==> inputs of build 44 <==
==> flow/design.v <==
`timescale 1ns / 1ps
module Baud_Rate_Generator(
    input clk,
    input reset,
    output reg tx_clk,
    output reg rx_clk
    );
    reg [12:0] Counter_tx;
    reg [8:0] Counter_rx;
    always@(posedge clk)
    begin
        if(reset)
        begin
            Counter_tx <= 0;
            tx_clk <= 0;
        end
        else
        begin
            if(Counter_tx == 13'd5208)
            begin
                Counter_tx <= 0;
                tx_clk <= 1;
            end
            else
            begin
                Counter_tx <= Counter_tx + 1;
                tx_clk <= 0;
            end
        end
    end
    always@(posedge clk)
    begin
        if(reset)
        begin
            Counter_rx <= 0;
            rx_clk <= 0;
        end
        else
        begin
            if(Counter_rx == 9'd324)
            begin
                Counter_rx <= 0;
                rx_clk <= 1;
            end
            else
            begin
                Counter_rx <= Counter_rx + 1;
                rx_clk <= 0;
            end
        end
    end
endmodule
`timescale 1ns / 1ps
module synchronizer #(parameter width = 5)(
    input [width-1:0] data_in,
    input clk,
    input ce,
    input reset,
    output reg [width-1:0] data_out
    );
    reg [width-1:0] sync0;
    always@(posedge clk)
    begin
        if(reset)
        begin
            sync0 <= 0;
            data_out <= 0;
        end
        else if(ce)
        begin
            sync0 <= data_in;
            data_out <= sync0;
        end
    end
endmodule
`timescale 1ns / 1ps
module FIFO_wptr #(parameter FIFO_addr = 5)(
    input [FIFO_addr-1:0] rd_ptr_gr_syn,
    input clk,
    input wr_ce,
    input wr_en,
    input wr_reset,
    output wire [FIFO_addr-1:0] wr_ptr_gr,
    output reg [FIFO_addr-1:0] wr_ptr,
    output wire full,
    output reg wr_full
    );
    wire [FIFO_addr-1:0] rd_ptr;
    always@(posedge clk or posedge wr_reset)
    begin
        if(wr_reset)
        begin
            wr_ptr <= 0;
        end
        else if(wr_ce)
        begin
            if(wr_en && !full)
            begin
                wr_ptr <= wr_ptr + 1;
            end
        end
    end
    always@(posedge clk or posedge wr_reset)
    begin
        if(wr_reset)
        begin
            wr_full <= 0;
        end
        else if(wr_ce)
        begin
            wr_full <= full; 
        end
    end
    assign wr_ptr_gr = wr_ptr ^ (wr_ptr >> 1); 
    assign rd_ptr[FIFO_addr-1] = rd_ptr_gr_syn[FIFO_addr-1];
    genvar i;
    generate
        for(i=0;i<FIFO_addr-1;i=i+1)
        begin : g2b
            assign rd_ptr[i] = rd_ptr[i+1] ^ rd_ptr_gr_syn[i];
        end
    endgenerate
    assign full =   (wr_ptr[FIFO_addr-2:0] == rd_ptr[FIFO_addr-2:0]) &&
                    (wr_ptr[FIFO_addr-1]!=rd_ptr[FIFO_addr-1]);
endmodule
`timescale 1ns / 1ps
module FIFO_rptr #(parameter FIFO_addr = 5)(
    input [FIFO_addr-1:0] wr_ptr_gr_syn,
    input clk,
    input rd_ce,
    input rd_en,
    input rd_reset,
    output wire [FIFO_addr-1:0] rd_ptr_gr,
    output reg [FIFO_addr-1:0] rd_ptr,
    output wire rd_empty
    );
    reg empty;
    wire [FIFO_addr-1:0] wr_ptr;
    always@(posedge clk or posedge rd_reset)
    begin
        if(rd_reset)
        begin
            rd_ptr <= 0;
        end
        else if(rd_ce)
        begin
            if(rd_en && !rd_empty)
            begin
                rd_ptr <= rd_ptr + 1;
            end
        end
    end
    always@(posedge clk or posedge rd_reset)
    begin
        if(rd_reset)
        begin
            empty <= 0;
        end
        else if(rd_ce)
        begin
            empty <= rd_empty; 
        end
    end
    assign rd_ptr_gr = rd_ptr ^ (rd_ptr >> 1); 
    assign wr_ptr[FIFO_addr-1] = wr_ptr_gr_syn[FIFO_addr-1];
    genvar i;
    generate
        for(i=0;i<FIFO_addr-1;i=i+1)
        begin : g2b
            assign wr_ptr[i] = wr_ptr[i+1] ^ wr_ptr_gr_syn[i];
        end
    endgenerate
    assign rd_empty = (wr_ptr == rd_ptr) ? 1'b1 : 1'b0;
endmodule
`timescale 1ns / 1ps
module FIFO_mem #(parameter FIFO_Width = 8, parameter FIFO_Depth = 16,
            parameter FIFO_addr = 5)(
    input clk,
    input wr_ce,
    input wr_en,
    input wr_full,
    input wr_reset,
    input [FIFO_Width-1:0] wr_data,
    input [FIFO_addr-1:0] wr_ptr,
    input rd_ce,
    input rd_en,
    input rd_reset,
    input [FIFO_addr-1:0] rd_ptr,
    output reg [FIFO_Width-1:0] rd_data
    );
    wire wr_en_s;
    reg [FIFO_Width-1:0] mem [0:FIFO_Depth-1];
    integer i;
    assign wr_en_s = wr_en & ~wr_full;
    always@(posedge clk or posedge wr_reset)
    begin
        if(wr_reset)
        begin
            for(i=0;i<FIFO_Depth;i=i+1)
            begin
                mem[i] <= 0;
            end
        end
        else if(wr_ce)
        begin
            if(wr_en_s)
            begin
                mem[wr_ptr[FIFO_addr-2:0]] <= wr_data;
            end
        end
    end
    always@(posedge clk or posedge rd_reset)
    begin
        if(rd_reset)
        begin
            rd_data <= 0;
        end
        else if(rd_ce)
        begin
            if(rd_en)
            begin
                rd_data <= mem[rd_ptr[FIFO_addr-2:0]];
            end
        end
    end
endmodule
`timescale 1ns / 1ps
module FIFO #(  parameter FIFO_WIDTH = 8,
                parameter FIFO_DEPTH = 16,
                parameter FIFO_addr = 5)
    (
    input clk,
    input wr_ce,rd_ce,
    input wr_reset,rd_reset,
    input wr_en,rd_en,
    input [FIFO_WIDTH-1 : 0] data_in,
    output wire full,empty,
    output wire [FIFO_WIDTH-1:0] data_out
    );
    wire [FIFO_addr-1:0] wr_ptr_gr,wr_ptr,rd_ptr_gr,rd_ptr,wr_ptr_gr_syn,rd_ptr_gr_syn;
    wire full_now;
    FIFO_wptr F0 (  .rd_ptr_gr_syn(rd_ptr_gr_syn), .clk(clk), .wr_ce(wr_ce),
                    .wr_en(wr_en), .wr_reset(wr_reset),
                    .wr_ptr_gr(wr_ptr_gr), .wr_ptr(wr_ptr),
                    .full(full_now), .wr_full(full));
    synchronizer F1 (.data_in(wr_ptr_gr), .clk(clk), .ce(rd_ce), .reset(rd_reset),
                        .data_out(wr_ptr_gr_syn));
    FIFO_rptr F2 (  .wr_ptr_gr_syn(wr_ptr_gr_syn), .clk(clk), .rd_ce(rd_ce),
                    .rd_en(rd_en), .rd_reset(rd_reset),
                    .rd_ptr_gr(rd_ptr_gr), .rd_ptr(rd_ptr),
                    .rd_empty(empty));
    synchronizer F3 (.data_in(rd_ptr_gr), .clk(clk), .ce(wr_ce), .reset(wr_reset),
                        .data_out(rd_ptr_gr_syn));
    FIFO_mem F4 (   .clk(clk), .wr_ce(wr_ce), .rd_ce(rd_ce),
                    .wr_reset(wr_reset), .rd_reset(rd_reset),
                    .wr_en(wr_en), .rd_en(rd_en), .wr_full(full_now),
                    .wr_ptr(wr_ptr), .rd_ptr(rd_ptr),
                    .wr_data(data_in), .rd_data(data_out));
endmodule
`timescale 1ns / 1ps
module UART_TX #(   parameter Width = 8,
                    parameter Depth = 16,
                    parameter Addr = 5)(
    input clk,
    input tx_ce,
    input reset,
    input tx_start,
    input [7:0] tx_data,
    output tx_busy,
    output reg tx_serial
    );
    localparam  IDLE = 3'b000,
                START = 3'b001,
                DATA = 3'b010,
  				PARITY = 3'b011,
                STOP = 3'b100;
    reg [2:0] state, next_state;
    reg [2:0] count;
    reg [7:0] data_reg;
  	wire parity_bit;
    always@(posedge clk or posedge reset)
    begin
        if(reset)
        begin
            state <= IDLE;
        end
        else if(tx_ce)
        begin
            state <= next_state;
        end
    end
    always@(*)
    begin
        case(state)
            IDLE:   next_state = tx_start ? START : IDLE;
            START:  next_state = DATA;
          	DATA:   next_state = (count == 7) ? PARITY : DATA;
          	PARITY:	next_state = STOP;
            STOP:   next_state = IDLE;
            default:next_state = IDLE;
        endcase
    end
    always@(posedge clk or posedge reset)
    begin
        if(reset)
        begin
            count <= 0;
            data_reg <= 0;
        end
        else if(tx_ce)
        begin
            case(state)
                IDLE:   begin
                            count <= 0;
                            data_reg <= 0;
                        end
                START:  begin
                            count <= 0;
                            data_reg <= tx_data;
                        end
                DATA:   begin
                            count <= count + 1'b1;
                        end
                STOP:   begin
                            count <= 0;
                        end
                default:count <= 0;
            endcase
        end
    end
    always@(posedge clk or posedge reset)
    begin
        if(reset)
        begin
            tx_serial <= 1;
        end
        else if(tx_ce)
        begin
            case(state)
                IDLE:   begin
                            tx_serial <= 1'b1;
                        end
                START:  begin
                            tx_serial <= 1'b0; 
                        end
                DATA:   begin
                            tx_serial <= data_reg[count]; 
                        end
              	PARITY:	begin
                  			tx_serial <= parity_bit; 
                		end
                STOP:   begin
                            tx_serial <= 1'b1; 
                        end
                default:tx_serial <= 1'b1;
            endcase
        end
    end
    assign parity_bit = ^data_reg; 
    assign tx_busy = (state != IDLE);
endmodule
`timescale 1ns / 1ps
module UART_RX #(   parameter Width = 8,
                    parameter Depth = 16,
                    parameter Addr = 5)(
    input clk,
    input rx_ce,
    input reset,
    input rx_serial,
    output rx_busy,
    output [7:0] rx_data,
    output reg rx_done
    );
    localparam  IDLE = 3'b000,
                START = 3'b001,
                DATA = 3'b010,
                HOLD1 = 3'b011,
                HOLD2 = 3'b100,
  				PARITY = 3'b101,
                STOP = 3'b110;
    reg [2:0] state, next_state;
    reg [2:0] count;
    reg [7:0] data_reg;
    reg [7:0] sample_cnt;
  	wire parity_bit;
    always@(posedge clk or posedge reset)
    begin
        if(reset)
        begin
            state <= IDLE;
        end
        else if(rx_ce)
        begin
            state <= next_state;
        end
    end
    always@(*)
    begin
        case(state)
            IDLE:   next_state = rx_serial ? IDLE : START;
            START:  next_state = (sample_cnt == 16) ? DATA : START;
          	DATA:   next_state = ((count == 7) && (sample_cnt == 16)) ? PARITY : DATA;
          	PARITY:	next_state = (sample_cnt == 16) ? ((parity_bit != rx_serial) ? IDLE : STOP) : PARITY;  
            STOP:   next_state = (sample_cnt == 16) ? (rx_serial ? IDLE : STOP) : STOP;
            default:next_state = IDLE;
        endcase
    end
    always@(posedge clk or posedge reset)
    begin
        if(reset)
        begin
            data_reg <= 8'd0;
            rx_done <= 1'b0;
            count <= 0;
        end
        else if(rx_ce)
        begin
            rx_done <= 0;
            if((state == DATA || state == START) && sample_cnt == 16)
            begin
                count <= count + 1;
                data_reg <= {rx_serial,data_reg[7:1]};
            end
            else if((state == STOP) && sample_cnt == 16)
            begin
                if(rx_serial)  
                begin
                    rx_done <= 1'b1;  
                end
                else
                begin
                    rx_done <= 1'b0;
                end
            end
        end
    end
    always@(posedge clk or posedge reset)
    begin
        if(reset)
        begin
            sample_cnt <= 0;
        end
        else if(rx_ce)
        begin
            if(sample_cnt == 16)
            begin
                sample_cnt <= 0;
            end
            else if(state == IDLE)
                sample_cnt <= 0;
            else
            begin
                sample_cnt <= sample_cnt + 1;
            end
        end
    end
    assign parity_bit = ^data_reg; 
    assign rx_busy = (state != IDLE);
	assign rx_data = data_reg;
endmodule
`timescale 1ns / 1ps
module UART_FIFO(
    input clk,
    input reset,
    input [7:0] data_in,
    input data_valid,
    output [7:0] data_out
    );
    wire tx_clk, rx_clk;
    wire tx_fifo_full, tx_fifo_empty;
    wire rx_fifo_full, rx_fifo_empty;
    wire tx_busy,rx_busy; 
    wire rx_done;
    wire [7:0] tx_fifo_data_out;
    wire [7:0] rx_data;
    wire serial_data;
    reg tx_start;
    wire tx_fifo_wr_en;
    reg tx_fifo_rd_en;
    reg rx_fifo_wr_en;
    wire rx_fifo_rd_en;
    assign tx_fifo_wr_en = data_valid;
    assign rx_fifo_rd_en = ~rx_fifo_empty;
    always@(posedge clk or posedge reset)
    begin
        if(reset)
        begin
            tx_start <= 0;
            tx_fifo_rd_en <= 0;
        end
        else if(tx_clk)
        begin
            if((tx_fifo_empty==0)&&(tx_busy==0)&&(tx_start==0))
            begin
                tx_start <= 1'b1;
                tx_fifo_rd_en <= 1'b1;
            end
            else
            begin
                tx_start <= 1'b0;
                tx_fifo_rd_en <= 1'b0;
            end
        end
    end
    always@(posedge clk or posedge reset)
    begin
        if(reset)
        begin
            rx_fifo_wr_en <= 0;
        end
        else if(rx_clk)
        begin
            rx_fifo_wr_en <= ~rx_fifo_full & rx_done;
        end
    end
    Baud_Rate_Generator m0 (.clk(clk), .reset(reset),
                .tx_clk(tx_clk), .rx_clk(rx_clk));
    UART_TX m1 (.clk(clk), .tx_ce(tx_clk), .reset(reset),
                .tx_start(tx_start), .tx_data(tx_fifo_data_out),
                .tx_busy(tx_busy), .tx_serial(serial_data));
    FIFO m2 (.clk(clk), .wr_ce(1'b1), .rd_ce(tx_clk),  
                .wr_reset(reset), .rd_reset(reset),
                .wr_en(tx_fifo_wr_en), .rd_en(tx_fifo_rd_en),
                .data_in(data_in),
                .full(tx_fifo_full), .empty(tx_fifo_empty),
                .data_out(tx_fifo_data_out));
    UART_RX m3 (.clk(clk), .rx_ce(rx_clk), .reset(reset),
                .rx_serial(serial_data),
                .rx_busy(rx_busy), .rx_data(rx_data),
                .rx_done(rx_done));
    FIFO m4 (.clk(clk), .wr_ce(rx_clk), .rd_ce(1'b1),  
                .wr_reset(reset), .rd_reset(reset),
                .wr_en(rx_fifo_wr_en), .rd_en(rx_fifo_rd_en),
                .data_in(rx_data),
                .full(rx_fifo_full), .empty(rx_fifo_empty),
                .data_out(data_out));
endmodule
==> flow/run.sh <==
#!/bin/bash
# the make line also repeats each setting of config.mk as NAME=value (left out here)
make -C /OpenROAD-flow-scripts/flow DESIGN_CONFIG=/design/flow/config.mk WORK_HOME=/design/flow/orfs CLKGATE_MAP_FILE= finish
==> flow/config.mk <==
export PLATFORM = sky130hd
export DESIGN_NAME = UART_FIFO
export DESIGN_NICKNAME = UART_FIFO
export VERILOG_FILES = /design/flow/design.v
export SDC_FILE = /design/flow/constraint.sdc
export NUM_CORES = 4
export LEC_CHECK = 0
export CAP_MARGIN = 20
export CELL_PAD_IN_SITES_DETAIL_PLACEMENT = 0
export CELL_PAD_IN_SITES_GLOBAL_PLACEMENT = 3
export CORE_ASPECT_RATIO = 1.83
export CORE_MARGIN = 4
export CORE_UTILIZATION = 54
export CTS_CLUSTER_SIZE = 98
export GPL_ROUTABILITY_DRIVEN = 1
export MAX_ROUTING_LAYER = met4
export PLACE_DENSITY_LB_ADDON = 0.2
export SETUP_SLACK_MARGIN = 0.06
export SLEW_MARGIN = 0
==> flow/constraint.sdc <==
create_clock -name core_clock -period 4.32 [get_ports {clk}]
set_input_delay 0.8640 -clock core_clock [delete_from_list [all_inputs] [get_ports {clk}]]
set_output_delay 0.8640 -clock core_clock [all_outputs]
set_load 0.01 [all_outputs]
==> trial 74: changes against build 44 <==
CELL_PAD_IN_SITES_DETAIL_PLACEMENT = default   (was 0)
CELL_PAD_IN_SITES_GLOBAL_PLACEMENT = default   (was 3)
CORE_ASPECT_RATIO = default   (was 1.83)
CORE_MARGIN = 2   (was 4)
CORE_UTILIZATION = 68   (was 54)
GPL_ROUTABILITY_DRIVEN = default   (was 1)
MAX_ROUTING_LAYER = default   (was met4)
PLACE_DENSITY = 0.36   (was default)
PLACE_DENSITY_LB_ADDON = default   (was 0.2)
SETUP_SLACK_MARGIN = default   (was 0.06)
SLEW_MARGIN = 20   (was 0)
==> flow/constraint.sdc (replaced) <==
create_clock -name core_clock -period 12.8 [get_ports {clk}]
set_input_delay 2.5600 -clock core_clock [delete_from_list [all_inputs] [get_ports {clk}]]
set_output_delay 2.5600 -clock core_clock [all_outputs]
set_load 0.01 [all_outputs]
==> build 54: changes against build 44 <==
CELL_PAD_IN_SITES_DETAIL_PLACEMENT = default   (was 0)
CELL_PAD_IN_SITES_GLOBAL_PLACEMENT = default   (was 3)
CORE_ASPECT_RATIO = default   (was 1.83)
CORE_MARGIN = 2   (was 4)
CORE_UTILIZATION = 72   (was 54)
CTS_CLUSTER_DIAMETER = 25   (was default)
CTS_CLUSTER_SIZE = default   (was 98)
GPL_ROUTABILITY_DRIVEN = default   (was 1)
MAX_ROUTING_LAYER = default   (was met4)
PLACE_DENSITY = 0.35   (was default)
PLACE_DENSITY_LB_ADDON = default   (was 0.2)
SETUP_SLACK_MARGIN = 1.02   (was 0.06)
SLEW_MARGIN = 20   (was 0)
==> flow/constraint.sdc (replaced) <==
create_clock -name core_clock -period 3.43 [get_ports {clk}]
set_input_delay 0.6860 -clock core_clock [delete_from_list [all_inputs] [get_ports {clk}]]
set_output_delay 0.6860 -clock core_clock [all_outputs]
set_load 0.01 [all_outputs]
==> trial 92: changes against build 44 <==
ABC_AREA = 1   (was default)
CELL_PAD_IN_SITES_DETAIL_PLACEMENT = default   (was 0)
CELL_PAD_IN_SITES_GLOBAL_PLACEMENT = default   (was 3)
CORE_ASPECT_RATIO = default   (was 1.83)
CORE_MARGIN = 2   (was 4)
CORE_UTILIZATION = 72   (was 54)
CTS_CLUSTER_SIZE = 86   (was 98)
GPL_ROUTABILITY_DRIVEN = default   (was 1)
HOLD_SLACK_MARGIN = 0.29   (was default)
MAX_ROUTING_LAYER = default   (was met4)
SETUP_SLACK_MARGIN = -0.24   (was 0.06)
SLEW_MARGIN = 20   (was 0)
==> flow/constraint.sdc (replaced) <==
create_clock -name core_clock -period 3.43 [get_ports {clk}]
set_input_delay 0.6860 -clock core_clock [delete_from_list [all_inputs] [get_ports {clk}]]
set_output_delay 0.6860 -clock core_clock [all_outputs]
set_load 0.01 [all_outputs]
==> notes.md <==
yosys + openroad results -> total nets after synthesis roughly 2.5k, Buffers excl. clock 43, Worst EP arrival 2.92 ns, sequential fraction of the synthesis area about half, design area approximately 0.021 sq mm, Net count, final ~2.5k, Setup crit end m2.F4.mem[11][7], r2r worst-path depth 9, RSZ-0062 raised after global routing false, gpl congestion between 1 and 1.5, status finished clean, drt wl/cell about 19 microns, fraction of area in registers between 40% and 50%, syn_area_per_cell about 8.0 sq um, vias approximately 18k, met1 usage 49.3%, Crit Reg-Reg Endpoint m2.F4.mem[11][7]
the above is filed under trial 92

==> notes.md <==
yosys + openroad results -> Peak VDD IR between 0.0004 and 0.0005 V, drt wl/cell 23.8 microns, sequential fraction of the synthesis area a little over half, RSZ-0062 raised after global routing false, r2r worst-path depth 7, Buffers excl. clock roughly 43, met1 usage between 20% and 30%, Worst EP arrival between 3 and 4 ns, Crit Reg-Reg Endpoint m2.F4.rd_data[4], hold slack between 0.4 and 0.5 ns, gpl congestion about 0.84, syn_area_per_cell between 10 and 15 sq um, Hold Crit Depth 1, Net count, final between 1.5k and 2k, vias 12.0k, status finished clean, design area around 0.020 sq mm, Setup crit end m2.F4.rd_data[4]
the above is filed under build 44

==> notes.md <==
yosys + openroad results -> r2r worst-path depth 7, status finished clean, Buffers excl. clock 36, Worst EP arrival 5.31 ns, Post-synth EDFFs 0, Pwr Density between 150 and 200 mW/mm^2, Crit Reg-Reg Endpoint m2.F4.rd_data[6], total nets after synthesis about 1.6k, gpl congestion 0.805, Net count, final 1564, design area 0.0202 sq mm, drt wl/cell around 22 microns, vias between 10k and 15k, RSZ-0062 raised after global routing false, fraction of area in registers roughly 48%, met1 usage roughly two fifths, Setup crit end m3.data_reg[3], syn_area_per_cell 12.2 sq um
the above is filed under trial 74

==> notes.md <==
yosys + openroad results -> status finished clean, design area 0.0233 sq mm, Buffers excl. clock about 84, met1 usage between 40% and 50%, Crit Reg-Reg Endpoint m2.F4.rd_data[4], r2r worst-path depth 7, drt wl/cell about 28 microns, Setup crit end m2.F4.rd_data[4], Worst EP arrival a little under 3 ns, sequential fraction of the synthesis area between 50 and 60%
the above is filed under build 54

Power is estimated from default activity; no workload was simulated.
